==> inputs of build 39 <==
==> flow/design.v <==
`timescale 1ps/1ps
module LASER (
	input CLK,
	input RST,
	input [3:0] X,
	input [3:0] Y,
	output reg [3:0] C1X,
	output reg [3:0] C1Y,
	output reg [3:0] C2X,
	output reg [3:0] C2Y,
	output DONE
);
parameter State_Data_Read									= 0,
					State_Calculate_Cover 					= 1,
					State_Next_Circle 							= 2,
					State_Refresh_Max_Cover_Circle	= 3,
					State_Data_Out 									= 4;
reg [2:0] State;
reg [3:0] DATA [39:0][1:0];  
reg [3:0] CNT_X,CNT_Y;
reg [5:0] CNT;
reg [2:0] STEP_CNT;
reg [6:0] ITER;  
reg [8:0] Calculate_REG;
reg [3:0] Distance1,Distance2,Distance3,Distance4;
reg S;
wire [3:0] Set_Circle [1:0];
reg [5:0] Max_Cover,Cover;
reg [3:0] Max_Cover_X,Max_Cover_Y;
reg inC1,inC2;
reg [7:0] sqrd1,sqrd2,sqrd3,sqrd4;
assign Set_Circle[0] = S ? C1X:C2X;
assign Set_Circle[1] = S ? C1Y:C2Y;
assign DONE = State== State_Data_Out ? 1'b1:1'b0;
always@(posedge CLK or posedge RST)begin
	if(RST)begin
		State <= State_Data_Read;	
		S<=0;
		{CNT_Y,CNT_X} <= 0;
		CNT <= 0;
		STEP_CNT <= 0;
		ITER <= 0;
		{Cover,Max_Cover} <= 0;
		{C1X,C1Y,C2X,C2Y} <= 0;
		{Max_Cover_Y,Max_Cover_X} <= 0; 
	end
	else begin
		case(State)
			State_Data_Read								:begin
				if(CNT>=39) begin
					State <= State_Calculate_Cover;
					CNT <= 0;
				end
				else CNT <= CNT+1;
				DATA[CNT][0] <= X;
				DATA[CNT][1] <= Y;
			end
			State_Calculate_Cover 				:begin  
				if(CNT>=39)begin
					State <= State_Next_Circle;
					CNT <= 0;
				end
				else begin
					CNT <= CNT+1;
				end
				if(inC1||inC2)begin
					Cover <= Cover+1;
				end
			end
			State_Next_Circle 						:begin  
				if(Cover>=Max_Cover)begin
					Max_Cover <= Cover;
					Max_Cover_Y <= CNT_Y;
					Max_Cover_X <= CNT_X;
				end
				if(Cover<=3)begin
					if(CNT_Y==15 && (CNT_X+10)>15)begin
						State <= State_Refresh_Max_Cover_Circle;
						CNT_Y <= 0;
						CNT_X <= 0;
					end
					else if((CNT_X+10)>15)begin
						CNT_Y <= CNT_Y+1;
						CNT_X <= 0;
						State <= State_Calculate_Cover;
					end
					else begin
						CNT_X <= CNT_X+10;
						State <= State_Calculate_Cover;
					end
				end
				else if(Cover<=10)begin
					if(CNT_Y==15 && (CNT_X+7)>15)begin
						State <= State_Refresh_Max_Cover_Circle;
						CNT_Y <= 0;
						CNT_X <= 0;
					end
					else if((CNT_X+7)>15)begin
						CNT_Y <= CNT_Y+1;
						CNT_X <= 0;
						State <= State_Calculate_Cover;
					end
					else begin
						CNT_X <= CNT_X+7;
						State <= State_Calculate_Cover;
					end
				end
				else if(Cover<=20)begin
					if(CNT_Y==15 && (CNT_X+3)>15)begin
						State <= State_Refresh_Max_Cover_Circle;
						CNT_Y <= 0;
						CNT_X <= 0;
					end
					else if((CNT_X+3)>15)begin
						CNT_Y <= CNT_Y+1;
						CNT_X <= 0;
						State <= State_Calculate_Cover;
					end
					else begin
						CNT_X <= CNT_X+3;
						State <= State_Calculate_Cover;
					end
				end
				else begin
					{CNT_Y,CNT_X}<= &{CNT_Y,CNT_X} ? 0:{CNT_Y,CNT_X}+1 ;
					State <= &{CNT_Y,CNT_X} ? State_Refresh_Max_Cover_Circle : State_Calculate_Cover;
				end
				Cover<=0;
			end
			State_Refresh_Max_Cover_Circle 	:begin 
				if(  (S&&{Max_Cover_Y,Max_Cover_X}=={C2Y,C2X}) ||
				 			(~S&&{Max_Cover_Y,Max_Cover_X}=={C1Y,C1X}) || (&ITER) ) State <= State_Data_Out;
				else begin 
					if(S) {C2Y,C2X} <= {Max_Cover_Y,Max_Cover_X};
					else {C1Y,C1X} <= {Max_Cover_Y,Max_Cover_X};
					State <= State_Calculate_Cover ; 
				end
				{CNT_Y,CNT_X} <= 0;
				CNT <= 0;
				STEP_CNT <= 0;
				ITER <= ITER+1;
				Cover<=0;
				S <= ~S;
			end
			State_Data_Out 								:begin 
				State <= State_Data_Read;	
				{CNT_Y,CNT_X} <= 0;
				S <= 0;
				CNT <= 0;
				STEP_CNT <= 0;
				ITER <= 0;
				{Cover,Max_Cover} <= 0;
				{C1X,C1Y,C2X,C2Y} <= 0;
				{Max_Cover_Y,Max_Cover_X} <= 0; 
			end
		endcase
	end
end
always@(*)begin
	if(State==State_Calculate_Cover)begin
		Distance1 = (CNT_X>DATA[CNT][0]) ? (CNT_X-DATA[CNT][0]):(DATA[CNT][0]-CNT_X);
		Distance2 = (CNT_Y>DATA[CNT][1]) ? (CNT_Y-DATA[CNT][1]):(DATA[CNT][1]-CNT_Y);	
		sqrd1 = Distance1*Distance1;
		sqrd2 = Distance2*Distance2;
		if( (sqrd1+sqrd2)<=16) inC1 = 1;
		else inC1 = 0;
		Distance3 = (Set_Circle[0]>DATA[CNT][0]) ? (Set_Circle[0]-DATA[CNT][0]):(DATA[CNT][0]-Set_Circle[0]);
		Distance4 = (Set_Circle[1]>DATA[CNT][1]) ? (Set_Circle[1]-DATA[CNT][1]):(DATA[CNT][1]-Set_Circle[1]);
		sqrd4 = Distance3*Distance3;
    sqrd3 = Distance4*Distance4;
		if( (sqrd3+sqrd4)<=16) inC2 = 1;
		else inC2 = 0;
	end
	else {Distance1,Distance2,inC1,inC2} = 0;
end
endmodule
==> flow/run.sh <==
#!/bin/bash
# the make line also repeats each setting of config.mk as NAME=value (left out here)
make -C /OpenROAD-flow-scripts/flow DESIGN_CONFIG=/design/flow/config.mk WORK_HOME=/design/flow/orfs CLKGATE_MAP_FILE= finish
==> flow/config.mk <==
export PLATFORM = sky130hd
export DESIGN_NAME = LASER
export DESIGN_NICKNAME = LASER
export VERILOG_FILES = /design/flow/design.v
export SDC_FILE = /design/flow/constraint.sdc
export NUM_CORES = 4
export LEC_CHECK = 0
export ABC_AREA = 0
export CAP_MARGIN = 30
export CELL_PAD_IN_SITES_GLOBAL_PLACEMENT = 3
export CORE_ASPECT_RATIO = 0.54
export CORE_MARGIN = 9
export CORE_UTILIZATION = 46
export CTS_CLUSTER_DIAMETER = 112
export GPL_ROUTABILITY_DRIVEN = 0
export MAX_ROUTING_LAYER = met4
export MIN_ROUTING_LAYER = met2
export PLACE_DENSITY = 0.48
export SETUP_SLACK_MARGIN = 0.93
export SLEW_MARGIN = 5
export TNS_END_PERCENT = 95
==> flow/constraint.sdc <==
create_clock -name core_clock -period 6.84 [get_ports {CLK}]
set_input_delay 1.3680 -clock core_clock [delete_from_list [all_inputs] [get_ports {CLK}]]
set_output_delay 1.3680 -clock core_clock [all_outputs]
set_load 0.01 [all_outputs]
==> trial 33: changes against build 39 <==
Settings changed: ABC_AREA 0 to unset, CAP_MARGIN 30 to 20, CELL_PAD_IN_SITES_GLOBAL_PLACEMENT 3 to unset, CORE_ASPECT_RATIO 0.54 to unset, CORE_MARGIN 9 to 2, CORE_UTILIZATION 46 to 72, CTS_CLUSTER_DIAMETER 112 to unset, CTS_CLUSTER_SIZE set to 27, GPL_ROUTABILITY_DRIVEN 0 to unset, MAX_ROUTING_LAYER met4 to unset, MIN_ROUTING_LAYER met2 to unset, PLACE_DENSITY 0.48 to unset, PLACE_DENSITY_LB_ADDON set to 0.0, SETUP_SLACK_MARGIN 0.93 to 0.62, SLEW_MARGIN 5 to 20, TNS_END_PERCENT 95 to unset.
==> flow/constraint.sdc (replaced) <==
create_clock -name core_clock -period 8.09 [get_ports {CLK}]
set_input_delay 1.6180 -clock core_clock [delete_from_list [all_inputs] [get_ports {CLK}]]
set_output_delay 1.6180 -clock core_clock [all_outputs]
set_load 0.01 [all_outputs]
==> PnR_summary.wiki <==
== Flow metrics ==
{| class="wikitable"
! Metric !! Value
|-
| Result of the run || did not finish
|-
| Failing step || 5_1_grt
|-
| Error message || [ERROR GRT-0116] Global routing finished with congestion. Check the congestion regions in the DRC Viewer.
|-
| Total overflow reported by the global router || 184
|-
| Met3 Use GR || 77.9%
|-
| Core Rows || 56
|-
| Top Usage Layer GRT || met3
|}
(the above is from build 39)
==> PnR_summary.wiki <==
== Metrics ==
{| class="wikitable"
! Metric !! Value
|-
| Result of the run || failed layout checks
|-
| Checks that blocked a clean result || setup timing
|-
| Total overflow reported by the global router || 0
|-
| Clock group power || 1.88 mW
|-
| Layout Utilization || 89.6%
|-
| Worst Setup Slack, final || -0.879 ns
|-
| Worst path top cell family by delay || adder cells
|-
| Count of endpoints failing setup in the final report || 6
|-
| Top Usage Layer GRT || met2
|}
(the above is from trial 33)
Power figures rest on the tool's default switching activity, not on a simulated workload.
